`design.v`:
```
`timescale 1ns / 1ps
module clock #(parameter start_time = 0, parameter end_time = 100)(
    input wire in,
    input wire rst,
    output reg out,
    output wire rise
);
    reg [31:0] counter;
    assign rise = (counter >= (end_time >> 1)) & ~out;
    always @(posedge in) begin
        if (rst) begin
            counter <= start_time;
            out <= 1'b0;
        end else begin
            counter <= (counter >= (end_time >> 1)) ? 1 : counter + 1;
            out <= (counter >= (end_time >> 1)) ? ~out : out;
        end
    end
endmodule
`timescale 1ns / 1ps
module stopwatch(clk, rst, btnS, btnR, sw, an, seg);
input clk;
input rst;
input btnS, btnR;
input [7:0] sw;
output reg [3:0] an;
output reg [7:0] seg;
reg [3:0] seg_value;
wire [3:0] seg3, seg2, seg1, seg0;
reg adj_sec;
reg adj;
reg digits_on;
wire one_hz_clk;
wire two_hz_clk;
wire segment_clk;
wire blink_clk;
wire debounce_clk;
wire one_hz_rise;
wire two_hz_rise;
wire segment_rise;
wire blink_rise;
wire debounce_rise;
reg [31:0] sec_counter;
reg [1:0] seg_index;
clock #(.start_time(0), .end_time(200)) my_one_hz_clk(.in(clk), .rst(rst), .out(one_hz_clk), .rise(one_hz_rise));
clock #(.start_time(0), .end_time(100)) my_two_hz_clk(.in(clk), .rst(rst), .out(two_hz_clk), .rise(two_hz_rise));
clock #(.start_time(0), .end_time(4)) my_segment_clk(.in(clk), .rst(rst), .out(segment_clk), .rise(segment_rise));
clock #(.start_time(0), .end_time(20)) my_blink_clk(.in(clk), .rst(rst), .out(blink_clk), .rise(blink_rise));
clock #(.start_time(0), .end_time(10)) my_debounce_clk(.in(clk), .rst(rst), .out(debounce_clk), .rise(debounce_rise));
wire [1:0] next_index = seg_index + 2'd1;
assign seg0 = (sec_counter % 60)  % 10;
assign seg1 = (sec_counter % 60)  / 10;
assign seg2 = (sec_counter / 60)  % 10;
assign seg3 = (sec_counter / 600) % 10;
always @(*) begin
    case (next_index)
        0: seg_value = (digits_on || ~sw[1]) ? seg0 : 10;
        1: seg_value = (digits_on || ~sw[1]) ? seg1 : 10;
        2: seg_value = (digits_on ||  sw[1]) ? seg2 : 10;
        default: seg_value = (digits_on ||  sw[1]) ? seg3 : 10;
    endcase
end
always @(posedge clk) begin
    if (rst) begin
        adj_sec   <= 1'b0;
        adj       <= 1'b0;
        seg_index <= 2'd0;
        an        <= 4'b1111;
        seg       <= 8'b11111111;
    end else if (segment_rise) begin
        adj_sec   <= sw[1];
        adj       <= sw[0];
        seg_index <= next_index;
        an        <= ~(4'b0001 << next_index);
        case (seg_value)
            0: seg <= ~8'b11111100;
            1: seg <= ~8'b01100000;
            2: seg <= ~8'b11011010;
            3: seg <= ~8'b11110010;
            4: seg <= ~8'b01100110;
            5: seg <= ~8'b10110110;
            6: seg <= ~8'b10111110;
            7: seg <= ~8'b11100000;
            8: seg <= ~8'b11111110;
            9: seg <= ~8'b11110110;
            default: seg <= 8'b11111111;
        endcase
    end
end
reg [1:0] reset_state;
reg [2:0] pause_state;
reg stop_tick;
reg has_ticked_once;
wire [1:0] reset_sample = {btnR, reset_state[1]};
wire [2:0] pause_sample = {pause_state[2] && btnS, btnS, pause_state[1]};
always @(posedge clk) begin
    if (rst) begin
        reset_state     <= 2'b00;
        pause_state     <= 3'b000;
        stop_tick       <= 1'b0;
        has_ticked_once <= 1'b0;
        sec_counter     <= 32'd0;
    end else if (debounce_rise) begin
        if (reset_sample == 2'b11) begin
            reset_state <= 2'b00;
            pause_state <= pause_sample;
            sec_counter <= 0;
        end else if (pause_sample == 3'b011) begin
            reset_state <= reset_sample;
            pause_state <= 3'b100;
            stop_tick   <= ~stop_tick;
        end else begin
            reset_state <= reset_sample;
            pause_state <= pause_sample;
            if (adj ? two_hz_clk : one_hz_clk) begin
                if (~has_ticked_once && ~stop_tick) begin
                    has_ticked_once <= 1'b1;
                    if (adj && ~adj_sec) begin
                        sec_counter <= (sec_counter / 60 >= 99)
                                  ? (sec_counter % 60)
                                  : (sec_counter + 60);
                    end else if (adj) begin
                        sec_counter <= (sec_counter / 60) * 60 + ((sec_counter + 1) % 60);
                    end else begin
                        sec_counter <= sec_counter + 1;
                    end
                end
            end else has_ticked_once <= 1'b0;
        end
    end
end
always @(posedge clk) begin
    if (rst)
        digits_on <= 1'b0;
    else if (blink_rise)
        digits_on <= (~adj || ~digits_on);
end
endmodule
```
`run.sh`:
```
#!/bin/bash
# the make line also repeats each setting of config.mk as NAME=value (left out here)
make -C /OpenROAD-flow-scripts/flow DESIGN_CONFIG=/design/flow/config.mk WORK_HOME=/design/flow/orfs CLKGATE_MAP_FILE= finish
```
`config.mk`:
```
export PLATFORM = sky130hd
export DESIGN_NAME = stopwatch
export DESIGN_NICKNAME = stopwatch
export VERILOG_FILES = /design/flow/design.v
export SDC_FILE = /design/flow/constraint.sdc
export NUM_CORES = 4
export LEC_CHECK = 0
export CAP_MARGIN = 20
export CORE_MARGIN = 2
export CORE_UTILIZATION = 66
export PLACE_DENSITY = 0.36
export SLEW_MARGIN = 20
```
`constraint.sdc`:
```
create_clock -name core_clock -period 25.9 [get_ports {clk}]
set_input_delay 5.1800 -clock core_clock [delete_from_list [all_inputs] [get_ports {clk}]]
set_output_delay 5.1800 -clock core_clock [all_outputs]
set_load 0.01 [all_outputs]
```
==> impl_metrics.py, run 1 <==
# Metrics from the implementation run
metrics = {
    "logic_synthesis": {
        "compound_area_frac": 0.352,
        "edf_count": 0,
        "common_cells": "nor2_1, nand2_1, a21oi_1, o21ai_0, dfxtp_1",
        "syn_inst": 4195,
        "avgSynthCellArea_um2": 7.22,
        "synth_dominant_cell_count": "nor2_1",
        "topCombFamilyByArea": "AND-OR/OR-AND gates",
        "synthFlopType": "dfxtp_1",
        "ys_warn_count": 6,
        "largest_area_cell": "dfxtp_1",
        "mux_share": 0.0375,
        "synth_area_um2": 30300,
        "synthArstFlopShare": 0,
        "ys.flops": 218,
        "synth_top_area_share": 0.144,
        "fa_ha_area_frac": 0.0815,
        "synthTopCellsByArea": "dfxtp_1, xnor2_1, nor2_1, a21oi_1, o21ai_0",
        "ys_cells": 4195,
        "ys_area_um2": 30300,
        "synthSimpleGateAreaFrac": 0.255,
        "synthXorXnorAreaFrac": 0.0809,
        "ys_seq_share": 0.144,
        "synth_cell_type_count": 138,
    },
    "floorplanning": {
        "chipHeight_um": 218,
        "die-area_um2": 47600,
        "rows": 78,
        "num_io_pins": 24,
        "core_um2": 45400,
        "chipWidth_um": 218,
        "fp-utilization": 0.668,
    },
    "min_path": {
        "hp-start": "my_debounce_clk.out",
        "hold_path_class": "flip-flop to flip-flop",
        "hold_end": "my_debounce_clk.out",
        "hold_depth": 2,
    },
    "worst_setup_path": {
        "arrival_ps": 24530,
        "timing.rr.end": "sec_counter[31]",
        "cpMaxStageDelayCell": "o31ai_2",
        "cpPeakStageDelay_ps": 560,
        "crit_buf_inv": 2,
        "ff2ff_path_depth": 99,
        "critPathRequiredTime_ps": 26290,
        "cp-end-kind": "flip-flop",
        "r2r-start": "sec_counter[3]",
        "endpoint": "sec_counter[31]",
        "worstSetupPathType": "flip-flop to flip-flop",
        "cp-start-kind": "flip-flop",
        "path_depth": 99,
        "path_common_cell": "a21oi_1",
        "crit_family": "AND-OR/OR-AND gates",
        "path_max_fanout": 11,
        "crit_start": "sec_counter[3]",
        "rrSetupSlack_ps": 1760,
    },
    "clocking": {
        "post_cts.repair.setup_buffers": 0,
        "clk_pin_slew_ps": 70,
        "cts_root_buf": "clkbuf_16",
        "cts.htree.levels": 1,
        "hold_buffers": 0,
        "worst_skew_pair.late_latency_ps": 540,
        "cts_resized": 0,
        "ctsLongestPathBuffers": 3,
        "numCtsBuffers": 20,
        "cts.sinks": 218,
        "cts_tree": "built",
    },
    "final_timing": {
        "worstMarginPinSlew_ps": 1130,
        "setup_tns_ps": 0,
        "fin_crit_ps": 24140,
        "finalClockPeriodUsage": 0.932,
        "drv_slew": 0,
        "rsz0062_at_grt": "false",
        "fmax_ghz": 0.0414,
        "hold_viol_final": 0,
        "slew_headroom": 0.245,
        "finalSetupViolations": 0,
        "skew_ps": 29.2,
    },
    "layout": {
        "area_growth_pct": 6.69,
        "layout.nets": 4443,
        "fillers": 3892,
        "final_util": 0.712,
        "combGateArea_um2": 25200,
        "final_area_um2": 32300,
        "regArea_um2": 4360,
    },
    "global_routing": {
        "first_global_vias": 29400,
        "antenna_found_initial": 1,
        "grt_pass1_wl_mm": 147,
        "grt_max_degree": 70,
        "grt_overflow_total": 0,
        "grt_usage": 0.368,
    },
    "routing": {
        "diodes": 0,
        "vias_per_cell": 6.76,
        "drc": 0,
        "wl_mm": 91.7,
        "wl_per_cell_um": 18.8,
        "drtIter0Drc": 3445,
        "drtPass1Iterations": 13,
        "num_vias": 33000,
        "ant_nets": 0,
    },
    "job": {
        "cap_violations": 0,
        "warning_count": 71,
    },
    "place": {
        "place_congestion": 0.995,
        "placed_cell_area_um2": 31600,
        "dp_hpwl_mm": 68.3,
        "port_buffers": 16,
    },
    "status": {
        "status": "complete, no violations",
    },
}
==> layout make-up <==
type | count | area share
inverter | 180 | 0.0209
clock buffer | 25 | 0.0167
clock inverter | 11 | 0.00395
timing repair buffer | 89 | 0.0218
tap | 600 | 0.0232
multi-input combinational | 3767 | 0.778
sequential | 218 | 0.135
==> routing by layer <==
layer  vias up  global-route usage  wire [um]
met3       235              0.0509       7620
li1      15800                   -          -
met4         2               0.120       2820
met1     15500               0.486      39200
met5         -                   0         13
met2      1474               0.618      42100
==> stage by stage <==
| step | std cells | hold WS [ps] | setup WS (ps) |
|---|---|---|---|
| floorplan | 4355 | 438 | 4970 |
| global placement | 4854 | 449 | 2000 |
| detailed placement | 4854 | 449 | 1870 |
| CTS | 4890 | 463 | 1760 |
| global route | 4890 | 509 | 46.2 |
| finish | 4890 | 465 | 1760 |
==> run 2, diff against run 1 <==
- CORE_UTILIZATION: 66 -> 40
- PLACE_DENSITY: 0.36 -> unset
- SETUP_SLACK_MARGIN: unset -> -1.7
- clock period: 25.9 -> 27.9 ns (I/O delays scaled with it)
==> run 2 against run 1 <==
  * Still clean on timing, DRC and antenna
  * Global-route usage down 14 points
  * Sequential cell count stayed put
  * Die area up 64%
==> impl_metrics.py, run 2 <==
# Metrics from the implementation run
metrics = {
    "floorplanning": {
        "chipHeight_um": 279,
        "die-area_um2": 78000,
        "core_um2": 74700,
        "chipWidth_um": 279,
        "num_io_pins": 24,
        "fp-utilization": 0.406,
        "rows": 100,
    },
    "clocking": {
        "cts_root_buf": "clkbuf_16",
        "ctsLongestPathBuffers": 3,
        "cts_tree": "built",
        "cts.sinks": 218,
        "post_cts.repair.setup_buffers": 0,
        "clk_pin_slew_ps": 80,
        "cts_resized": 0,
        "cts.htree.levels": 1,
        "hold_buffers": 0,
        "numCtsBuffers": 20,
        "worst_skew_pair.late_latency_ps": 510,
    },
    "layout": {
        "finalNonFillerCells": 5250,
        "area_growth_pct": 7.71,
        "layout.nets": 4436,
        "final_util": 0.437,
        "fillers": 7677,
    },
    "place": {
        "port_buffers": 16,
        "dp_hpwl_mm": 69.5,
        "place_congestion": 0.909,
        "dp.cells": 5216,
        "dpl_worst_slack_ps": 2910,
    },
    "worst_setup_path": {
        "path_max_fanout": 19,
        "crit_start": "sec_counter[3]",
        "worstSetupPathType": "flip-flop to flip-flop",
        "r2r-start": "sec_counter[3]",
        "path_depth": 92,
        "rrSetupSlack_ps": 2420,
        "ff2ff_path_depth": 92,
        "critPathRequiredTime_ps": 28270,
        "endpoint": "sec_counter[31]",
        "cpMaxStageDelayCell": "a2111oi_2",
        "cp-end-kind": "flip-flop",
        "cpPeakStageDelay_ps": 890,
        "arrival_ps": 25850,
        "timing.rr.end": "sec_counter[31]",
        "crit_buf_inv": 9,
        "path_common_cell": "a21oi_1",
        "cp-start-kind": "flip-flop",
        "crit_family": "AND-OR/OR-AND gates",
    },
    "logic_synthesis": {
        "synth_area_um2": 30300,
        "synth_cell_type_count": 138,
        "largest_area_cell": "dfxtp_1",
        "synthXorXnorAreaFrac": 0.0809,
        "ys_cells": 4195,
        "ys_area_um2": 30300,
        "synthArstFlopShare": 0,
        "synth_top_area_share": 0.144,
        "synth_dominant_cell_count": "nor2_1",
        "edf_count": 0,
        "ys_seq_share": 0.144,
        "ys_warn_count": 6,
        "synthSimpleGateAreaFrac": 0.255,
        "synthTopCellsByArea": "dfxtp_1, xnor2_1, nor2_1, a21oi_1, o21ai_0",
        "mux_share": 0.0375,
        "common_cells": "nor2_1, nand2_1, a21oi_1, o21ai_0, dfxtp_1",
        "compound_area_frac": 0.352,
        "fa_ha_area_frac": 0.0815,
        "avgSynthCellArea_um2": 7.22,
        "topCombFamilyByArea": "AND-OR/OR-AND gates",
        "synthFlopType": "dfxtp_1",
        "ys.flops": 218,
        "syn_inst": 4195,
    },
    "global_routing": {
        "grt_pass1_wl_mm": 150,
        "grt_max_degree": 70,
        "first_global_vias": 29100,
        "grt_usage": 0.225,
        "grt_overflow_total": 0,
        "antenna_found_initial": 0,
    },
    "routing": {
        "num_vias": 31800,
        "drtIter0Drc": 2939,
        "vias_per_cell": 6.06,
        "wl_mm": 91.2,
        "wl_per_cell_um": 17.4,
        "drc": 0,
        "diodes": 0,
        "ant_nets": 0,
        "drtPass1Iterations": 6,
    },
    "final_timing": {
        "fmax_ghz": 0.0392,
        "fin_crit_ps": 25480,
        "skew_ps": 18.7,
        "slew_headroom": 0.245,
        "hold_slack_ps": 464,
        "fin_ws_ps": 2420,
        "finalClockPeriodUsage": 0.913,
        "hold_viol_final": 0,
        "worstMarginPinSlew_ps": 1100,
        "drv_slew": 0,
        "finalSetupViolations": 0,
    },
    "min_path": {
        "hp-start": "my_debounce_clk.out",
        "hold_path_class": "flip-flop to flip-flop",
        "hold_depth": 2,
        "hold_end": "my_debounce_clk.out",
    },
    "status": {
        "status": "complete, no violations",
    },
    "job": {
        "cap_violations": 0,
        "warning_count": 69,
    },
}
run 2: layer usage:
layer / routed length, um / part of all wire / global-route usage
met1: 43700 / 0.48 / 0.320
met2: 41200 / 0.45 / 0.374
met3: 4770 / 0.052 / 0.0149
met4: 1530 / 0.017 / 0.0437
met5: 0 / 0 / 0
run 2: metrics by stage:
step                instance area (um2)  TNS, ps
finish                            32600        0
global route                      32600    -57.9
CTS                               32600        0
detailed placement                32000        0
global placement                  32000        0
floorplan                         30900        0
run 2: final cells by class:
class                      instances  area [um2]  share of cell area
multi-input combinational       3767       25100               0.768
sequential                       218        4360               0.134
tap                              969        1210              0.0372
inverter                         180         676              0.0207
timing repair buffer              82         648              0.0199
clock buffer                      22         539              0.0165
clock inverter                    12         116             0.00357
==> run 3, diff against run 2 <==
- CORE_UTILIZATION: 40 -> 61
- SETUP_SLACK_MARGIN: -1.7 -> 5.0
- clock period: 27.9 -> 17.0 ns (I/O delays scaled with it)
==> run 3 against run 2 <==
  * The flow now stops in global routing (5_1_grt)
  * Synthesized cell count unchanged
  * Die area down 34%
  * Area after synthesis unchanged
==> impl_metrics.py, run 3 <==
# Generated from Yosys and OpenROAD reports
metrics = {
    "clocking": {
        "cts_root_buf": "clkbuf_16",
        "cts.sinks": 218,
        "hold_buffers": 0,
        "ctsLongestPathBuffers": 3,
        "numCtsBuffers": 20,
        "cts.htree.levels": 1,
    },
    "logic_synthesis": {
        "ys_area_um2": 30300,
        "synthFlopType": "dfxtp_1",
        "synthXorXnorAreaFrac": 0.0809,
        "synth_cell_type_count": 138,
        "ys_cells": 4195,
        "synthArstFlopShare": 0,
        "edf_count": 0,
        "ys.flops": 218,
        "synth_dominant_cell_count": "nor2_1",
        "compound_area_frac": 0.352,
        "synth_area_um2": 30300,
        "largest_area_cell": "dfxtp_1",
        "common_cells": "nor2_1, nand2_1, a21oi_1, o21ai_0, dfxtp_1",
        "ys_warn_count": 6,
        "syn_inst": 4195,
        "avgSynthCellArea_um2": 7.22,
        "topCombFamilyByArea": "AND-OR/OR-AND gates",
        "mux_share": 0.0375,
        "ys_seq_share": 0.144,
        "synth_top_area_share": 0.144,
        "synthTopCellsByArea": "dfxtp_1, xnor2_1, nor2_1, a21oi_1, o21ai_0",
        "synthSimpleGateAreaFrac": 0.255,
        "fa_ha_area_frac": 0.0815,
    },
    "global_routing": {
        "grt_usage": 0.850,
        "grt_overflow_total": 467,
    },
    "status": {
        "status": "aborted with a tool error",
        "error": "[ERROR GRT-0232] Routing congestion too high. Check the congestion heatmap in the GUI.",
        "haltStage": "global routing (5_1_grt)",
    },
    "floorplanning": {
        "num_io_pins": 24,
        "rows": 81,
        "chipWidth_um": 227,
        "core_um2": 49000,
        "chipHeight_um": 227,
        "fp-utilization": 0.619,
        "die-area_um2": 51500,
    },
    "place": {
        "dpl_worst_slack_ps": -2780,
        "place_congestion": 1.04,
        "port_buffers": 16,
        "dp_hpwl_mm": 86.2,
    },
}
==> run 3: per-layer routing <==
| metal | overflow | global-route usage |
|---|---|---|
| met1 | 11 | 0.829 |
| met5 | 3 | 0.419 |
| met2 | 266 | 0.992 |
| met4 | 172 | 0.903 |
| met3 | 15 | 0.722 |
==> run 3: timing repair <==
item | in CTS
resized | 208
setup endpoints to repair | 37
pin swaps | 166
buffers inserted | 109
==> run 3: per-stage QoR <==
step                instance area (um2)  cells
floorplan                         32300   4355
global placement                  41300   6031
detailed placement                41300   6031
CTS                               43800   6175
==> run 4, diff against run 3 <==
- ABC_AREA: unset -> 1
- CAP_MARGIN: 20 -> 15
- CELL_PAD_IN_SITES_DETAIL_PLACEMENT: unset -> 0
- CORE_UTILIZATION: 61 -> 72
- CTS_CLUSTER_DIAMETER: unset -> 44
- CTS_CLUSTER_SIZE: unset -> 88
- GPL_TIMING_DRIVEN: unset -> 1
- PLACE_DENSITY_LB_ADDON: unset -> 0.08
- SETUP_SLACK_MARGIN: 5.0 -> -0.33
- TNS_END_PERCENT: unset -> 85
- clock period: 17.0 -> 16.4 ns (I/O delays scaled with it)
==> run 4 against run 3 <==
  * The run fails in clock tree synthesis (4_1_cts)
  * Synthesized cell count fell by 1.4%
  * Area after synthesis shrank 12%
  * Die area down 25%
==> impl_metrics.py, run 4 <==
# Generated from Yosys and OpenROAD reports
metrics = {
    "status": {
        "status": "aborted with a tool error",
        "haltStage": "clock tree synthesis (4_1_cts)",
        "error": "[ERROR DPL-0033] detailed placement checks failed during check placement.",
    },
    "logic_synthesis": {
        "ys_area_um2": 26700,
        "topCombFamilyByArea": "simple AND/OR/NAND/NOR gates",
        "syn_inst": 4138,
        "synthTopCellsByArea": "dfxtp_1, nand2_1, inv_1, nand3_1, nand2_4",
        "largest_area_cell": "dfxtp_1",
        "synth_area_um2": 26700,
        "common_cells": "nand2_1, inv_1, nand3_1, nor2_1, dfxtp_1",
        "synth_top_area_share": 0.163,
        "ys_seq_share": 0.163,
        "ys_cells": 4138,
        "fa_ha_area_frac": 0.0871,
        "synthFlopType": "dfxtp_1",
        "synthSimpleGateAreaFrac": 0.447,
        "edf_count": 0,
        "synth_cell_type_count": 81,
        "synthXorXnorAreaFrac": 0.0659,
        "compound_area_frac": 0.129,
        "synthArstFlopShare": 0,
        "ys_warn_count": 6,
        "mux_share": 0.00112,
        "ys.flops": 218,
        "avgSynthCellArea_um2": 6.46,
        "synth_dominant_cell_count": "nand2_1",
    },
    "place": {
        "dpl_worst_slack_ps": -2260,
        "port_buffers": 16,
        "place_congestion": 1.04,
        "dp_hpwl_mm": 60.9,
    },
    "floorplanning": {
        "die-area_um2": 38700,
        "core_um2": 36600,
        "rows": 70,
        "num_io_pins": 24,
        "fp-utilization": 0.730,
        "chipHeight_um": 197,
        "chipWidth_um": 197,
    },
}
-- run 4: metrics by stage --
| stage | cells | cell area, um2 | hold WS, ps | setup TNS, ps |
|---|---|---|---|---|
| 2_1_floorplan | 4298 | 27400 | 422 | -575 |
| 3_3_place_gp | 5278 | 31800 | 441 | -11310 |
| 3_5_place_dp | 5278 | 31800 | 455 | -30780 |
==> run 5, diff against run 4 <==
- ABC_AREA: 1 -> unset
- CAP_MARGIN: 15 -> 0
- CELL_PAD_IN_SITES_DETAIL_PLACEMENT: 0 -> unset
- CORE_ASPECT_RATIO: unset -> 0.71
- CORE_UTILIZATION: 72 -> 70
- CTS_CLUSTER_DIAMETER: 44 -> 357
- CTS_CLUSTER_SIZE: 88 -> 47
- GPL_TIMING_DRIVEN: 1 -> unset
- PLACE_DENSITY_LB_ADDON: 0.08 -> unset
- SETUP_SLACK_MARGIN: -0.33 -> -1.5
- TNS_END_PERCENT: 85 -> 80
- clock period: 16.4 -> 16.2 ns (I/O delays scaled with it)
==> run 5 against run 4 <==
  * The flow again stops in clock tree synthesis (4_1_cts)
  * Synthesized cell count grew 1.4%
  * Die area grew 16%
  * Area after synthesis increased by 13%
==> impl_metrics.py, run 5 <==
# Generated from Yosys and OpenROAD reports
metrics = {
    "status": {
        "status": "aborted with a tool error",
        "haltStage": "clock tree synthesis (4_1_cts)",
        "error": "[ERROR DPL-0038] Utilization greater than 100%, impossible to legalize",
    },
    "logic_synthesis": {
        "mux_share": 0.0375,
        "ys_area_um2": 30300,
        "synth_dominant_cell_count": "nor2_1",
        "compound_area_frac": 0.352,
        "ys_cells": 4195,
        "avgSynthCellArea_um2": 7.22,
        "synthFlopType": "dfxtp_1",
        "syn_inst": 4195,
        "common_cells": "nor2_1, nand2_1, a21oi_1, o21ai_0, dfxtp_1",
        "synthArstFlopShare": 0,
        "ys_seq_share": 0.144,
        "largest_area_cell": "dfxtp_1",
        "synthTopCellsByArea": "dfxtp_1, xnor2_1, nor2_1, a21oi_1, o21ai_0",
        "fa_ha_area_frac": 0.0815,
        "synth_top_area_share": 0.144,
        "synth_area_um2": 30300,
        "topCombFamilyByArea": "AND-OR/OR-AND gates",
        "synthXorXnorAreaFrac": 0.0809,
        "edf_count": 0,
        "ys.flops": 218,
        "synth_cell_type_count": 138,
        "synthSimpleGateAreaFrac": 0.255,
        "ys_warn_count": 6,
    },
    "floorplanning": {
        "fp-utilization": 0.706,
        "chipWidth_um": 251,
        "chipHeight_um": 179,
        "die-area_um2": 45000,
        "rows": 64,
        "num_io_pins": 24,
        "core_um2": 42900,
    },
    "place": {
        "port_buffers": 16,
        "dp_hpwl_mm": 118,
        "place_congestion": 1.10,
        "placed_cell_area_um2": 41400,
        "dpl_worst_slack_ps": -5340,
    },
}
==> run 5: stage by stage <==
| stage | std cells | utilization |
|---|---|---|
| 3_3_place_gp | 5958 | 0.964 |
| 2_1_floorplan | 4355 | - |
| 3_5_place_dp | 5958 | 0.964 |
==> run 6, diff against run 5 <==
- ABC_AREA: unset -> 1
- CAP_MARGIN: 0 -> 30
- CELL_PAD_IN_SITES_DETAIL_PLACEMENT: unset -> 2
- CORE_ASPECT_RATIO: 0.71 -> unset
- CORE_MARGIN: 2 -> 5
- CORE_UTILIZATION: 70 -> 40
- CTS_CLUSTER_DIAMETER: 357 -> unset
- CTS_CLUSTER_SIZE: 47 -> unset
- MAX_ROUTING_LAYER: unset -> met4
- SETUP_SLACK_MARGIN: -1.5 -> -1.21
- TNS_END_PERCENT: 80 -> 60
- clock period: 16.2 -> 23.0 ns (I/O delays scaled with it)
==> run 6 against run 5 <==
  * The run fails in global routing (5_1_grt)
  * Area after synthesis down 12%
  * Synthesized cell count decreased by 1.4%
  * Die area rose by 60%
==> impl_metrics.py, run 6 <==
# Generated from Yosys and OpenROAD reports
metrics = {
    "status": {
        "status": "aborted with a tool error",
        "haltStage": "global routing (5_1_grt)",
        "error": "[ERROR GRT-0116] Global routing finished with congestion. Check the congestion regions in the DRC Viewer.",
    },
    "logic_synthesis": {
        "avgSynthCellArea_um2": 6.46,
        "mux_share": 0.00112,
        "synth_top_area_share": 0.163,
        "ys_warn_count": 6,
        "synth_cell_type_count": 81,
        "topCombFamilyByArea": "simple AND/OR/NAND/NOR gates",
        "ys_seq_share": 0.163,
        "synth_dominant_cell_count": "nand2_1",
        "fa_ha_area_frac": 0.0871,
        "synthFlopType": "dfxtp_1",
        "synth_area_um2": 26700,
        "compound_area_frac": 0.129,
        "syn_inst": 4138,
        "ys_area_um2": 26700,
        "common_cells": "nand2_1, inv_1, nand3_1, nor2_1, dfxtp_1",
        "largest_area_cell": "dfxtp_1",
        "ys.flops": 218,
        "synthTopCellsByArea": "dfxtp_1, nand2_1, inv_1, nand3_1, nand2_4",
        "edf_count": 0,
        "synthXorXnorAreaFrac": 0.0659,
        "synthSimpleGateAreaFrac": 0.447,
        "synthArstFlopShare": 0,
        "ys_cells": 4138,
    },
    "place": {
        "port_buffers": 16,
        "place_congestion": 0.953,
        "dp_hpwl_mm": 135,
        "placed_cell_area_um2": 28100,
    },
    "clocking": {
        "cts.htree.levels": 1,
        "hold_buffers": 0,
        "numCtsBuffers": 22,
        "cts.sinks": 218,
        "cts_root_buf": "clkbuf_16",
        "ctsLongestPathBuffers": 3,
    },
    "floorplanning": {
        "die-area_um2": 72100,
        "fp-utilization": 0.405,
        "core_um2": 66000,
        "chipWidth_um": 269,
        "chipHeight_um": 269,
        "num_io_pins": 24,
        "rows": 94,
    },
    "global_routing": {
        "grt_usage": 0.683,
        "grt_overflow_total": 462,
    },
}
run 6: layer usage:
metal  overflow  global-route usage
met5          -                   -
met4        139               0.606
met3         19               0.487
met2        292               0.882
met1         12               0.672
run 6: stage by stage:
step | hold WS (ps) | std cells | worst slack, ps
global placement | 442 | 5130 | 1690
detailed placement | 465 | 5131 | -5820
floorplan | 422 | 4298 | 5790
CTS | 491 | 5198 | -1180
run 6: timing repair:
item / CTS
endpoints found under the setup margin: 31
pin swaps: 28
resized: 234
gates cloned: 1
buffers inserted: 29
==> run 7, diff against run 6 <==
- CAP_MARGIN: 30 -> 20
- CELL_PAD_IN_SITES_DETAIL_PLACEMENT: 2 -> unset
- CORE_ASPECT_RATIO: unset -> 0.5
- CORE_MARGIN: 5 -> 10
- CTS_CLUSTER_DIAMETER: unset -> 285
- GPL_TIMING_DRIVEN: unset -> 1
- MAX_ROUTING_LAYER: met4 -> unset
- PLACE_DENSITY_LB_ADDON: unset -> 0.0
- SETUP_SLACK_MARGIN: -1.21 -> 1.71
- SLEW_MARGIN: 20 -> 25
- TNS_END_PERCENT: 60 -> 55
- clock period: 23.0 -> 18.6 ns (I/O delays scaled with it)
==> run 7 against run 6 <==
  * The run now finishes clean
  * Area after synthesis stayed put
  * Die area is 8.5% higher
  * Synthesized cell count stayed put
==> impl_metrics.py, run 7 <==
# Metrics from the implementation run
metrics = {
    "status": {
        "status": "complete, no violations",
    },
    "floorplanning": {
        "chipWidth_um": 386,
        "fp-utilization": 0.408,
        "die-area_um2": 78200,
        "num_io_pins": 24,
        "rows": 66,
        "core_um2": 65600,
        "chipHeight_um": 203,
    },
    "final_timing": {
        "finalSetupViolations": 0,
        "worstMarginPinSlew_ps": 1340,
        "setup_tns_ps": 0,
        "finalClockPeriodUsage": 0.956,
        "hold_slack_ps": 457,
        "drv_slew": 0,
        "hold_viol_final": 0,
        "fin_ws_ps": 823,
        "rsz0062_at_grt": "true",
        "fmax_ghz": 0.0563,
        "skew_ps": 30.4,
        "fin_crit_ps": 17780,
        "slew_headroom": 0.0950,
    },
    "layout": {
        "final_util": 0.595,
        "fillers": 6297,
        "area_growth_pct": 45.8,
        "layout.nets": 5220,
        "final_area_um2": 39000,
    },
    "clocking": {
        "hold_buffers": 0,
        "cts.htree.levels": 1,
        "worst_skew_pair.late_latency_ps": 550,
        "cts.sinks": 218,
        "cts_tree": "built",
        "ctsLongestPathBuffers": 3,
        "numCtsBuffers": 23,
        "cts_root_buf": "clkbuf_16",
        "clk_pin_slew_ps": 60,
    },
    "worst_setup_path": {
        "cpPeakStageDelay_ps": 530,
        "arrival_ps": 18180,
        "timing.rr.end": "sec_counter[14]",
        "r2r-start": "sec_counter[2]",
        "path_max_fanout": 8,
        "crit_buf_inv": 44,
        "critPathRequiredTime_ps": 19000,
        "crit_family": "simple AND/OR/NAND/NOR gates",
        "cpMaxStageDelayCell": "fa_1",
        "ff2ff_path_depth": 156,
        "crit_start": "sec_counter[2]",
        "cp-start-kind": "flip-flop",
        "endpoint": "sec_counter[14]",
        "worstSetupPathType": "flip-flop to flip-flop",
        "rrSetupSlack_ps": 820,
        "path_depth": 156,
        "cp-end-kind": "flip-flop",
        "path_common_cell": "nand2_2",
    },
    "min_path": {
        "hp-start": "stop_tick",
        "hold_path_class": "flip-flop to flip-flop",
        "hold_depth": 1,
        "hold_end": "stop_tick",
    },
    "routing": {
        "num_vias": 28900,
        "vias_per_cell": 4.86,
        "drtIter0Drc": 1440,
        "ant_nets": 0,
        "wl_per_cell_um": 14.2,
        "drc": 0,
        "drtPass1Iterations": 5,
        "wl_mm": 84.5,
    },
    "logic_synthesis": {
        "ys_area_um2": 26700,
        "ys_seq_share": 0.163,
        "syn_inst": 4138,
        "topCombFamilyByArea": "simple AND/OR/NAND/NOR gates",
        "synthArstFlopShare": 0,
        "common_cells": "nand2_1, inv_1, nand3_1, nor2_1, dfxtp_1",
        "ys_warn_count": 6,
        "ys.flops": 218,
        "synth_cell_type_count": 81,
        "synthXorXnorAreaFrac": 0.0659,
        "compound_area_frac": 0.129,
        "synthFlopType": "dfxtp_1",
        "ys_cells": 4138,
        "synthSimpleGateAreaFrac": 0.447,
        "edf_count": 0,
        "synthTopCellsByArea": "dfxtp_1, nand2_1, inv_1, nand3_1, nand2_4",
        "synth_dominant_cell_count": "nand2_1",
        "synth_area_um2": 26700,
        "fa_ha_area_frac": 0.0871,
        "synth_top_area_share": 0.163,
        "avgSynthCellArea_um2": 6.46,
        "mux_share": 0.00112,
        "largest_area_cell": "dfxtp_1",
    },
    "place": {
        "place_congestion": 0.893,
        "dpl_worst_slack_ps": -361,
        "dp_hpwl_mm": 62.1,
        "placed_cell_area_um2": 31300,
        "port_buffers": 16,
    },
    "global_routing": {
        "grt_pass1_wl_mm": 130,
        "grt_max_degree": 55,
        "first_global_vias": 25800,
        "antenna_found_initial": 0,
        "grt_usage": 0.196,
        "grt_overflow_total": 0,
    },
    "job": {
        "cap_violations": 0,
        "warning_count": 72,
    },
}
run 7: layer usage:
metal / track usage / wire (um) / vias up
li1: - / - / 15000
met1: 0.294 / 42100 / 13400
met2: 0.311 / 38000 / 450
met3: 0.0170 / 3700 / 58
met4: 0.0215 / 700 / 0
met5: 0 / 0 / -
run 7: per-stage QoR:
stage               cells
finish               5955
CTS                  5790
global route         5954
global placement     5559
floorplan            4298
detailed placement   5559
run 7: layout make-up:
type	count	area [um2]	area share
antenna	1	2.50	0.0000642
sequential	218	4410	0.113
clock buffer	32	659	0.0169
clock inverter	10	195	0.00501
tap	884	1110	0.0284
inverter	598	2330	0.0598
multi-input combinational	3429	24000	0.615
timing repair buffer	783	6290	0.161
run 7: what timing repair did:
| action | CTS | global route |
|---|---|---|
| gates cloned | 2 | 7 |
| endpoints found under the setup margin | 28 | 35 |
| pin swaps | 173 | 420 |
| gates resized | 374 | 758 |
| setup buffers | 187 | 157 |
==> run 8, diff against run 7 <==
- ABC_AREA: 1 -> 0
- CAP_MARGIN: 20 -> 10
- CELL_PAD_IN_SITES_DETAIL_PLACEMENT: unset -> 1
- CORE_ASPECT_RATIO: 0.5 -> 1.27
- CORE_MARGIN: 10 -> 4
- CORE_UTILIZATION: 40 -> 58
- CTS_CLUSTER_DIAMETER: 285 -> 122
- CTS_CLUSTER_SIZE: unset -> 31
- GPL_ROUTABILITY_DRIVEN: unset -> 1
- HOLD_SLACK_MARGIN: unset -> -0.09
- MAX_ROUTING_LAYER: unset -> met4
- MIN_ROUTING_LAYER: unset -> met2
- PLACE_DENSITY_LB_ADDON: 0.0 -> 0.19
- SETUP_SLACK_MARGIN: 1.71 -> 5.0
- SLEW_MARGIN: 25 -> 15
- TNS_END_PERCENT: 55 -> 85
- clock period: 18.6 -> 31.5 ns (I/O delays scaled with it)
==> run 8 against run 7 <==
  * The flow now stops in global routing (5_1_grt)
  * Die area is 28% lower
  * Synthesized cell count is 1.4% higher
  * Area after synthesis is 13% higher
==> impl_metrics.py, run 8 <==
# Generated from Yosys and OpenROAD reports
metrics = {
    "logic_synthesis": {
        "avgSynthCellArea_um2": 7.22,
        "synthSimpleGateAreaFrac": 0.255,
        "ys.flops": 218,
        "synth_dominant_cell_count": "nor2_1",
        "synth_cell_type_count": 138,
        "ys_seq_share": 0.144,
        "edf_count": 0,
        "mux_share": 0.0375,
        "common_cells": "nor2_1, nand2_1, a21oi_1, o21ai_0, dfxtp_1",
        "synth_area_um2": 30300,
        "synthArstFlopShare": 0,
        "synthFlopType": "dfxtp_1",
        "synthXorXnorAreaFrac": 0.0809,
        "largest_area_cell": "dfxtp_1",
        "synth_top_area_share": 0.144,
        "topCombFamilyByArea": "AND-OR/OR-AND gates",
        "ys_cells": 4195,
        "ys_warn_count": 6,
        "compound_area_frac": 0.352,
        "syn_inst": 4195,
        "fa_ha_area_frac": 0.0815,
        "ys_area_um2": 30300,
        "synthTopCellsByArea": "dfxtp_1, xnor2_1, nor2_1, a21oi_1, o21ai_0",
    },
    "place": {
        "dpl_worst_slack_ps": 3300,
        "dp_hpwl_mm": 94.1,
        "port_buffers": 16,
        "place_congestion": 1.05,
    },
    "clocking": {
        "numCtsBuffers": 11,
        "ctsLongestPathBuffers": 3,
        "cts.htree.levels": 1,
        "cts_root_buf": "clkbuf_16",
        "cts.sinks": 218,
    },
    "floorplanning": {
        "fp-utilization": 0.585,
        "chipWidth_um": 211,
        "num_io_pins": 24,
        "die-area_um2": 56000,
        "chipHeight_um": 266,
        "core_um2": 51700,
        "rows": 94,
    },
    "status": {
        "status": "aborted with a tool error",
        "error": "[ERROR GRT-0116] Global routing finished with congestion. Check the congestion regions in the DRC Viewer.",
        "haltStage": "global routing (5_1_grt)",
    },
    "global_routing": {
        "grt_overflow_total": 2297,
        "grt_usage": 0.957,
    },
}
-- run 8: timing repair --
action	in CTS
buffers inserted	7
resized	45
hold buffers	0
endpoints found under the setup margin	27
pin swaps	4
-- run 8: per-layer routing --
metal | GRT overflow | track usage
met5 | - | -
met4 | 456 | 0.849
met3 | 1178 | 1.03
met2 | 663 | 0.954
met1 | - | -
-- run 8: through the flow --
stage,util,instance area (um2),cells,hold WS (ps)
after floorplan,-,30900,4355,438
after global placement,0.608,31500,4904,445
after detailed placement,0.608,31500,4904,455
after CTS,0.620,32100,4924,485
==> run 9, diff against run 8 <==
- ABC_AREA: 0 -> 1
- CAP_MARGIN: 10 -> 15
- CELL_PAD_IN_SITES_DETAIL_PLACEMENT: 1 -> 0
- CORE_ASPECT_RATIO: 1.27 -> unset
- CORE_MARGIN: 4 -> 2
- CORE_UTILIZATION: 58 -> 72
- CTS_CLUSTER_DIAMETER: 122 -> 276
- CTS_CLUSTER_SIZE: 31 -> 14
- GPL_ROUTABILITY_DRIVEN: 1 -> unset
- HOLD_SLACK_MARGIN: -0.09 -> unset
- MAX_ROUTING_LAYER: met4 -> unset
- MIN_ROUTING_LAYER: met2 -> unset
- PLACE_DENSITY_LB_ADDON: 0.19 -> 0.03
- SETUP_SLACK_MARGIN: 5.0 -> 0.57
- SLEW_MARGIN: 15 -> 5
- clock period: 31.5 -> 19.1 ns (I/O delays scaled with it)
==> run 9 against run 8 <==
  * Now fails the layout checks on setup timing
  * Area after synthesis fell by 12%
  * Synthesized cell count fell by 1.4%
  * Die area fell by 31%
==> impl_metrics.py, run 9 <==
# Metrics from the implementation run
metrics = {
    "status": {
        "status": "complete, but fails checks",
        "failed_checks": "setup timing",
    },
    "routing": {
        "drtPass1Iterations": 11,
        "drtIter0Drc": 3595,
        "vias_per_cell": 6.13,
        "ant_nets": 0,
        "drc": 0,
        "num_vias": 31000,
        "wl_mm": 90.2,
        "wl_per_cell_um": 17.8,
    },
    "logic_synthesis": {
        "synthXorXnorAreaFrac": 0.0659,
        "synthTopCellsByArea": "dfxtp_1, nand2_1, inv_1, nand3_1, nand2_4",
        "compound_area_frac": 0.129,
        "synthSimpleGateAreaFrac": 0.447,
        "largest_area_cell": "dfxtp_1",
        "fa_ha_area_frac": 0.0871,
        "synth_dominant_cell_count": "nand2_1",
        "ys_area_um2": 26700,
        "synth_top_area_share": 0.163,
        "ys.flops": 218,
        "ys_warn_count": 6,
        "synth_cell_type_count": 81,
        "ys_seq_share": 0.163,
        "synth_area_um2": 26700,
        "avgSynthCellArea_um2": 6.46,
        "synthFlopType": "dfxtp_1",
        "ys_cells": 4138,
        "syn_inst": 4138,
        "common_cells": "nand2_1, inv_1, nand3_1, nor2_1, dfxtp_1",
        "synthArstFlopShare": 0,
        "edf_count": 0,
        "mux_share": 0.00112,
        "topCombFamilyByArea": "simple AND/OR/NAND/NOR gates",
    },
    "clocking": {
        "worst_skew_pair.late_latency_ps": 520,
        "clk_pin_slew_ps": 70,
        "ctsLongestPathBuffers": 3,
        "cts.sinks": 218,
        "cts_root_buf": "clkbuf_16",
        "cts_tree": "built",
        "cts.htree.levels": 1,
        "numCtsBuffers": 19,
        "hold_buffers": 0,
    },
    "worst_setup_path": {
        "path_max_fanout": 6,
        "path_depth": 161,
        "cp-end-kind": "flip-flop",
        "critPathRequiredTime_ps": 19540,
        "path_common_cell": "nand2_2",
        "r2r-start": "sec_counter[27]",
        "cpMaxStageDelayCell": "dfxtp_1",
        "worstSetupPathType": "flip-flop to flip-flop",
        "crit_start": "sec_counter[27]",
        "timing.rr.end": "sec_counter[30]",
        "endpoint": "sec_counter[30]",
        "cpPeakStageDelay_ps": 520,
        "arrival_ps": 21550,
        "rrSetupSlack_ps": -2010,
        "ff2ff_path_depth": 161,
        "crit_buf_inv": 14,
        "cp-start-kind": "flip-flop",
        "crit_family": "simple AND/OR/NAND/NOR gates",
    },
    "layout": {
        "finalNonFillerCells": 5060,
        "area_growth_pct": 21.5,
        "layout.nets": 4757,
    },
    "global_routing": {
        "first_global_vias": 25600,
        "use_met2": 0.622,
        "grt_usage": 0.346,
        "gr-usage-met1": 0.429,
        "grt_overflow_total": 0,
        "use_met3": 0.0315,
        "grt_max_degree": 55,
        "grt_pass1_wl_mm": 114,
        "antenna_found_initial": 4,
        "grt_busiest_layer": "met2",
    },
    "place": {
        "dp_hpwl_mm": 52.2,
        "dpl_worst_slack_ps": -194,
        "port_buffers": 16,
        "dp.cells": 4932,
        "place_congestion": 1.00,
    },
    "job": {
        "cap_violations": 0,
        "warning_count": 72,
    },
    "floorplanning": {
        "rows": 70,
        "core_um2": 36600,
        "chipWidth_um": 197,
        "die-area_um2": 38700,
        "num_io_pins": 24,
        "fp-utilization": 0.730,
        "chipHeight_um": 197,
    },
    "min_path": {
        "hp-start": "my_segment_clk.out",
        "hold_path_class": "flip-flop to flip-flop",
        "hold_end": "my_segment_clk.out",
        "hold_depth": 2,
    },
    "final_timing": {
        "hold_viol_final": 0,
        "fin_ws_ps": -2010,
        "finalSetupViolations": 18,
        "fin_crit_ps": 21110,
        "finalClockPeriodUsage": 1.11,
        "slew_headroom": 0.0684,
        "skew_ps": 23.7,
        "rsz0062_at_grt": "true",
        "fmax_ghz": 0.0474,
        "drv_slew": 0,
        "worstMarginPinSlew_ps": 1390,
    },
}
## run 9: cell type report
class                           count  area (um2)
Clock buffer                       19         475
Antenna cell                        2        5.00
Timing Repair Buffer              330        2560
Multi-Input combinational cell   3423       22100
Clock inverter                      2        17.5
Inverter                          598        2330
Sequential cell                   218        4420
Tap cell                          468         586
Fill cell                        1881        4120
## run 9: per-stage QoR
step                setup TNS (ps)  cell area [um2]   util  hold slack, ps
CTS                              0            29800  0.815             465
global placement                 0            29100  0.795             440
global route                -26370            32500  0.887             497
detailed placement            -194            29100  0.795             454
finish                      -18340            32500  0.887             473
floorplan                        0            27300      -             422
## run 9: timing repair
action / in CTS / in global routing
setup endpoints to repair: 10 / 32
cloned: 0 / 2
gates resized: 59 / 540
setup buffers: 7 / 96
pin swaps: 18 / 227
## run 9: layer usage
layer,share of wire,wire length [um]
met5,0.00088,79
met4,0.086,7730
met3,0.11,9640
met2,0.46,41300
met1,0.35,31500
==> run 10, diff against run 9 <==
- ABC_AREA: 1 -> unset
- CAP_MARGIN: 15 -> 10
- CELL_PAD_IN_SITES_DETAIL_PLACEMENT: 0 -> 2
- CORE_UTILIZATION: 72 -> 40
- CTS_CLUSTER_DIAMETER: 276 -> unset
- CTS_CLUSTER_SIZE: 14 -> unset
- GPL_TIMING_DRIVEN: 1 -> unset
- MIN_ROUTING_LAYER: unset -> met2
- PLACE_DENSITY_LB_ADDON: 0.03 -> unset
- SETUP_SLACK_MARGIN: 0.57 -> unset
- SLEW_MARGIN: 5 -> 20
- TNS_END_PERCENT: 85 -> unset
- clock period: 19.1 -> 30.0 ns (I/O delays scaled with it)
==> run 10 against run 9 <==
  * Area after synthesis rose by 13%
  * Synthesized cell count rose by 1.4%
  * Die area rose by 100%
  * The flow now stops in global routing (5_1_grt)
==> impl_metrics.py, run 10 <==
# Generated from Yosys and OpenROAD reports
metrics = {
    "status": {
        "status": "aborted with a tool error",
        "haltStage": "global routing (5_1_grt)",
        "error": "[ERROR GRT-0116] Global routing finished with congestion. Check the congestion regions in the DRC Viewer.",
    },
    "logic_synthesis": {
        "fa_ha_area_frac": 0.0815,
        "ys_seq_share": 0.144,
        "ys_cells": 4195,
        "common_cells": "nor2_1, nand2_1, a21oi_1, o21ai_0, dfxtp_1",
        "synthSimpleGateAreaFrac": 0.255,
        "topCombFamilyByArea": "AND-OR/OR-AND gates",
        "largest_area_cell": "dfxtp_1",
        "mux_share": 0.0375,
        "ys.flops": 218,
        "edf_count": 0,
        "synthArstFlopShare": 0,
        "syn_inst": 4195,
        "ys_warn_count": 6,
        "compound_area_frac": 0.352,
        "synth_dominant_cell_count": "nor2_1",
        "avgSynthCellArea_um2": 7.22,
        "synth_top_area_share": 0.144,
        "synth_area_um2": 30300,
        "synthTopCellsByArea": "dfxtp_1, xnor2_1, nor2_1, a21oi_1, o21ai_0",
        "ys_area_um2": 30300,
        "synthFlopType": "dfxtp_1",
        "synthXorXnorAreaFrac": 0.0809,
        "synth_cell_type_count": 138,
    },
    "clocking": {
        "numCtsBuffers": 20,
        "ctsLongestPathBuffers": 3,
        "cts.htree.levels": 1,
        "post_cts.repair.setup_buffers": 0,
        "cts_root_buf": "clkbuf_16",
        "cts.sinks": 218,
    },
    "floorplanning": {
        "core_um2": 74700,
        "rows": 100,
        "fp-utilization": 0.406,
        "chipHeight_um": 279,
        "die-area_um2": 78000,
        "chipWidth_um": 279,
        "num_io_pins": 24,
    },
    "place": {
        "port_buffers": 16,
        "dp_hpwl_mm": 128,
        "place_congestion": 0.979,
    },
    "global_routing": {
        "grt_usage": 0.796,
        "grt_overflow_total": 2134,
    },
}
## run 10: metal layers
metal  GRT overflow  track usage
met5            102        0.635
met4            366        0.617
met3           1070        0.884
met2            596        0.829
met1              -            -
## run 10: timing repair
action | CTS
hold buffers | 0
resized | 13
endpoints found under the hold margin | 0
endpoints found under the setup margin | 5
## run 10: metrics by stage
step                cell area, um2  cells  hold WS (ps)  setup slack, ps
detailed placement           31900   5211           462              524
floorplan                    30900   4355           438             9070
CTS                          32700   5246           485              119
global placement             31900   5211           445             4000
==> run 11, diff against run 10 <==
- CAP_MARGIN: 10 -> 20
- CELL_PAD_IN_SITES_DETAIL_PLACEMENT: 2 -> unset
- CORE_UTILIZATION: 40 -> 66
- CTS_CLUSTER_SIZE: unset -> 47
- MIN_ROUTING_LAYER: met2 -> unset
- clock period: 30.0 -> 25.2 ns (I/O delays scaled with it)
==> run 11 against run 10 <==
  * Now clean on timing, DRC and antenna
  * Synthesized cell count did not move
  * Area after synthesis did not move
  * Die area fell by 39%
==> impl_metrics.py, run 11 <==
# Metrics from the implementation run
metrics = {
    "routing": {
        "drtIter0Drc": 3403,
        "num_vias": 33100,
        "wl_mm": 92.1,
        "drtPass1Iterations": 6,
        "vias_per_cell": 6.75,
        "ant_nets": 0,
        "drc": 0,
        "wl_per_cell_um": 18.8,
        "diodes": 0,
    },
    "worst_setup_path": {
        "rrSetupSlack_ps": 1720,
        "crit_family": "AND-OR/OR-AND gates",
        "arrival_ps": 23860,
        "worstSetupPathType": "flip-flop to flip-flop",
        "crit_buf_inv": 7,
        "endpoint": "sec_counter[31]",
        "path_depth": 91,
        "cpMaxStageDelayCell": "a2111oi_1",
        "cp-start-kind": "flip-flop",
        "path_common_cell": "a21oi_1",
        "cp-end-kind": "flip-flop",
        "crit_start": "sec_counter[3]",
        "critPathRequiredTime_ps": 25580,
        "ff2ff_path_depth": 91,
        "r2r-start": "sec_counter[3]",
        "path_max_fanout": 20,
        "cpPeakStageDelay_ps": 670,
        "timing.rr.end": "sec_counter[31]",
    },
    "min_path": {
        "hold_depth": 2,
        "hold_end": "my_debounce_clk.out",
        "hold_path_class": "flip-flop to flip-flop",
        "hp-start": "my_debounce_clk.out",
    },
    "global_routing": {
        "grt_overflow_total": 0,
        "grt_usage": 0.368,
        "grt_pass1_wl_mm": 147,
        "grt_max_degree": 70,
        "first_global_vias": 29300,
        "antenna_found_initial": 0,
    },
    "logic_synthesis": {
        "syn_inst": 4195,
        "largest_area_cell": "dfxtp_1",
        "synthXorXnorAreaFrac": 0.0809,
        "fa_ha_area_frac": 0.0815,
        "topCombFamilyByArea": "AND-OR/OR-AND gates",
        "avgSynthCellArea_um2": 7.22,
        "ys_cells": 4195,
        "synthFlopType": "dfxtp_1",
        "synthArstFlopShare": 0,
        "compound_area_frac": 0.352,
        "common_cells": "nor2_1, nand2_1, a21oi_1, o21ai_0, dfxtp_1",
        "mux_share": 0.0375,
        "ys_area_um2": 30300,
        "synth_dominant_cell_count": "nor2_1",
        "synth_top_area_share": 0.144,
        "synthTopCellsByArea": "dfxtp_1, xnor2_1, nor2_1, a21oi_1, o21ai_0",
        "ys_warn_count": 6,
        "edf_count": 0,
        "synth_area_um2": 30300,
        "ys.flops": 218,
        "ys_seq_share": 0.144,
        "synth_cell_type_count": 138,
        "synthSimpleGateAreaFrac": 0.255,
    },
    "final_timing": {
        "hold_viol_final": 0,
        "worstMarginPinSlew_ps": 1070,
        "slew_headroom": 0.281,
        "drv_slew": 0,
        "finalClockPeriodUsage": 0.932,
        "finalSetupViolations": 0,
        "fmax_ghz": 0.0426,
        "hold_slack_ps": 463,
        "skew_ps": 9.81,
        "fin_crit_ps": 23480,
    },
    "layout": {
        "final_util": 0.718,
        "layout.nets": 4455,
        "area_growth_pct": 7.51,
        "fillers": 3888,
    },
    "job": {
        "warning_count": 71,
        "cap_violations": 0,
    },
    "floorplanning": {
        "rows": 78,
        "fp-utilization": 0.668,
        "die-area_um2": 47600,
        "chipHeight_um": 218,
        "num_io_pins": 24,
        "chipWidth_um": 218,
        "core_um2": 45400,
    },
    "place": {
        "place_congestion": 1.00,
        "dp_hpwl_mm": 67.8,
        "port_buffers": 16,
    },
    "clocking": {
        "cts.sinks": 218,
        "worst_skew_pair.late_latency_ps": 520,
        "clk_pin_slew_ps": 70,
        "cts_root_buf": "clkbuf_16",
        "ctsLongestPathBuffers": 3,
        "numCtsBuffers": 21,
        "cts.htree.levels": 1,
        "cts_tree": "built",
    },
    "status": {
        "status": "complete, no violations",
    },
}
-- run 11: what timing repair did --
action / CTS / global route
endpoints found under the setup margin: 0 / 8
gates resized: 0 / 36
hold buffers: 0 / 0
setup buffers: 0 / 2
-- run 11: routing by layer --
metal | GRT usage | part of all wire
met1 | 0.490 | 0.42
met2 | 0.614 | 0.45
met3 | 0.0477 | 0.091
met4 | 0.120 | 0.033
met5 | 0 | 0
-- run 11: final cells by class --
class | instances | area (um2) | share of cell area
clock buffer | 25 | 561 | 0.0172
clock inverter | 12 | 153 | 0.00469
inverter | 180 | 676 | 0.0207
multi-input combinational | 3767 | 25300 | 0.776
sequential | 218 | 4360 | 0.134
tap | 600 | 751 | 0.0230
timing repair buffer | 100 | 786 | 0.0241
-- run 11: through the flow --
step	setup WS [ps]	area [um2]	std cells	TNS, ps
2_1_floorplan	4270	30900	4355	0
3_3_place_gp	1670	31600	4862	0
3_5_place_dp	1580	31600	4863	0
4_1_cts	1440	32300	4900	0
5_1_grt	-57.7	32600	4902	-57.7
6_report	1720	32600	4902	0
==> run 12, diff against run 11 <==
- ABC_AREA: unset -> 1
- CAP_MARGIN: 20 -> 30
- CELL_PAD_IN_SITES_DETAIL_PLACEMENT: unset -> 0
- CORE_UTILIZATION: 66 -> 72
- CTS_CLUSTER_DIAMETER: unset -> 276
- CTS_CLUSTER_SIZE: 47 -> 84
- GPL_TIMING_DRIVEN: unset -> 1
- PLACE_DENSITY_LB_ADDON: unset -> 0.19
- SETUP_SLACK_MARGIN: unset -> -1.3
- SLEW_MARGIN: 20 -> 5
- TNS_END_PERCENT: unset -> 85
- clock period: 25.2 -> 15.6 ns (I/O delays scaled with it)
==> run 12 against run 11 <==
  * The run now fails in clock tree synthesis (4_1_cts)
  * Area after synthesis down 12%
  * Synthesized cell count decreased by 1.4%
  * Die area fell by 19%
==> impl_metrics.py, run 12 <==
# Generated from Yosys and OpenROAD reports
metrics = {
    "logic_synthesis": {
        "synthFlopType": "dfxtp_1",
        "synthArstFlopShare": 0,
        "ys_warn_count": 6,
        "ys_cells": 4138,
        "ys.flops": 218,
        "synthSimpleGateAreaFrac": 0.447,
        "edf_count": 0,
        "largest_area_cell": "dfxtp_1",
        "syn_inst": 4138,
        "mux_share": 0.00112,
        "compound_area_frac": 0.129,
        "ys_area_um2": 26700,
        "synth_cell_type_count": 81,
        "common_cells": "nand2_1, inv_1, nand3_1, nor2_1, dfxtp_1",
        "synth_top_area_share": 0.163,
        "synth_dominant_cell_count": "nand2_1",
        "synthTopCellsByArea": "dfxtp_1, nand2_1, inv_1, nand3_1, nand2_4",
        "fa_ha_area_frac": 0.0871,
        "topCombFamilyByArea": "simple AND/OR/NAND/NOR gates",
        "avgSynthCellArea_um2": 6.46,
        "synth_area_um2": 26700,
        "synthXorXnorAreaFrac": 0.0659,
        "ys_seq_share": 0.163,
    },
    "floorplanning": {
        "chipWidth_um": 197,
        "chipHeight_um": 197,
        "fp-utilization": 0.730,
        "die-area_um2": 38700,
        "num_io_pins": 24,
        "rows": 70,
        "core_um2": 36600,
    },
    "place": {
        "port_buffers": 16,
        "dpl_worst_slack_ps": -4520,
        "place_congestion": 1.06,
        "dp.cells": 5479,
        "dp_hpwl_mm": 75.2,
    },
    "status": {
        "status": "aborted with a tool error",
        "error": "[ERROR DPL-0033] detailed placement checks failed during check placement.",
        "haltStage": "clock tree synthesis (4_1_cts)",
    },
}
==> run 12: through the flow <==
step / area [um2]
floorplan: 27400
global placement: 33300
detailed placement: 33300
==> run 13, diff against run 12 <==
- ABC_AREA: 1 -> unset
- CAP_MARGIN: 30 -> 20
- CELL_PAD_IN_SITES_DETAIL_PLACEMENT: 0 -> unset
- CORE_UTILIZATION: 72 -> 40
- CTS_CLUSTER_DIAMETER: 276 -> unset
- CTS_CLUSTER_SIZE: 84 -> unset
- GPL_TIMING_DRIVEN: 1 -> unset
- PLACE_DENSITY_LB_ADDON: 0.19 -> unset
- SETUP_SLACK_MARGIN: -1.3 -> unset
- SLEW_MARGIN: 5 -> 20
- TNS_END_PERCENT: 85 -> unset
- clock period: 15.6 -> 40.4 ns (I/O delays scaled with it)
==> run 13 against run 12 <==
  * Now clean on timing, DRC and antenna
  * Synthesized cell count grew 1.4%
  * Die area up 100%
  * Area after synthesis grew 13%
==> impl_metrics.py, run 13 <==
# Metrics from the implementation run
metrics = {
    "global_routing": {
        "grt_overflow_total": 0,
        "grt_usage": 0.223,
        "grt_pass1_wl_mm": 149,
        "grt_max_degree": 70,
        "first_global_vias": 28800,
        "antenna_found_initial": 0,
    },
    "routing": {
        "drc": 0,
        "drtIter0Drc": 3116,
        "drtPass1Iterations": 6,
        "num_vias": 31800,
        "ant_nets": 0,
        "wl_per_cell_um": 17.3,
        "wl_mm": 91.0,
        "vias_per_cell": 6.06,
        "diodes": 0,
    },
    "worst_setup_path": {
        "cpMaxStageDelayCell": "a2111oi_2",
        "arrival_ps": 26990,
        "path_max_fanout": 19,
        "cp-start-kind": "flip-flop",
        "cpPeakStageDelay_ps": 910,
        "rrSetupSlack_ps": 13780,
        "r2r-start": "sec_counter[3]",
        "worstSetupPathType": "flip-flop to flip-flop",
        "path_common_cell": "a21oi_1",
        "critPathRequiredTime_ps": 40770,
        "ff2ff_path_depth": 89,
        "crit_family": "AND-OR/OR-AND gates",
        "cp-end-kind": "flip-flop",
        "path_depth": 89,
        "endpoint": "sec_counter[31]",
        "crit_buf_inv": 6,
        "timing.rr.end": "sec_counter[31]",
        "crit_start": "sec_counter[3]",
    },
    "clocking": {
        "cts.htree.levels": 1,
        "ctsLongestPathBuffers": 3,
        "cts_resized": 0,
        "worst_skew_pair.late_latency_ps": 510,
        "cts.sinks": 218,
        "clk_pin_slew_ps": 70,
        "hold_buffers": 0,
        "cts_root_buf": "clkbuf_16",
        "post_cts.repair.setup_buffers": 0,
        "cts_tree": "built",
        "numCtsBuffers": 20,
    },
    "logic_synthesis": {
        "synthSimpleGateAreaFrac": 0.255,
        "avgSynthCellArea_um2": 7.22,
        "ys_cells": 4195,
        "fa_ha_area_frac": 0.0815,
        "synthFlopType": "dfxtp_1",
        "ys_area_um2": 30300,
        "ys_warn_count": 6,
        "mux_share": 0.0375,
        "syn_inst": 4195,
        "largest_area_cell": "dfxtp_1",
        "synthTopCellsByArea": "dfxtp_1, xnor2_1, nor2_1, a21oi_1, o21ai_0",
        "synthXorXnorAreaFrac": 0.0809,
        "edf_count": 0,
        "topCombFamilyByArea": "AND-OR/OR-AND gates",
        "common_cells": "nor2_1, nand2_1, a21oi_1, o21ai_0, dfxtp_1",
        "synth_top_area_share": 0.144,
        "ys.flops": 218,
        "compound_area_frac": 0.352,
        "synth_dominant_cell_count": "nor2_1",
        "synth_cell_type_count": 138,
        "synthArstFlopShare": 0,
        "ys_seq_share": 0.144,
        "synth_area_um2": 30300,
    },
    "floorplanning": {
        "die-area_um2": 78000,
        "rows": 100,
        "fp-utilization": 0.406,
        "chipHeight_um": 279,
        "core_um2": 74700,
        "num_io_pins": 24,
        "chipWidth_um": 279,
    },
    "layout": {
        "combGateArea_um2": 25100,
        "layout.nets": 4432,
        "fillers": 7666,
        "area_growth_pct": 7.64,
        "regArea_um2": 4360,
    },
    "min_path": {
        "hp-start": "my_debounce_clk.out",
        "hold_end": "my_debounce_clk.out",
        "hold_depth": 2,
        "hold_path_class": "flip-flop to flip-flop",
    },
    "final_timing": {
        "rsz0062_at_grt": "false",
        "hold_viol_final": 0,
        "fin_ws_ps": 13780,
        "worstMarginPinSlew_ps": 1150,
        "setup_tns_ps": 0,
        "skew_ps": 19.2,
        "finalClockPeriodUsage": 0.659,
        "slew_headroom": 0.211,
        "drv_slew": 0,
        "fmax_ghz": 0.0376,
        "finalSetupViolations": 0,
        "fin_crit_ps": 26620,
    },
    "place": {
        "place_congestion": 0.912,
        "port_buffers": 16,
        "dp_hpwl_mm": 69.4,
        "dpl_worst_slack_ps": 14050,
    },
    "job": {
        "warning_count": 69,
        "cap_violations": 0,
    },
    "status": {
        "status": "complete, no violations",
    },
}
[run 13: per-layer routing]
layer  global-route usage  vias to the layer above  share of wire
met5                    0                        -              0
met4               0.0447                        0          0.017
met3               0.0146                      106          0.051
met2                0.373                      921           0.45
met1                0.317                    14900           0.48
li1                     -                    15800              -
[run 13: area by class of cell]
type | instances | share of cell area
clock buffers | 24 | 0.0168
clock inverters | 12 | 0.00349
inverters | 180 | 0.0207
multi-input cells | 3767 | 0.769
flip-flops and latches | 218 | 0.134
well taps | 969 | 0.0372
repair buffers | 78 | 0.0190
[run 13: metrics by stage]
stage | cells | instance area [um2] | hold slack [ps] | util
3_3_place_gp | 5211 | 31900 | 446 | 0.428
5_1_grt | 5248 | 32600 | 488 | 0.437
6_report | 5248 | 32600 | 462 | 0.437
3_5_place_dp | 5211 | 31900 | 449 | 0.428
4_1_cts | 5247 | 32600 | 465 | 0.436
2_1_floorplan | 4355 | 30900 | 438 | -
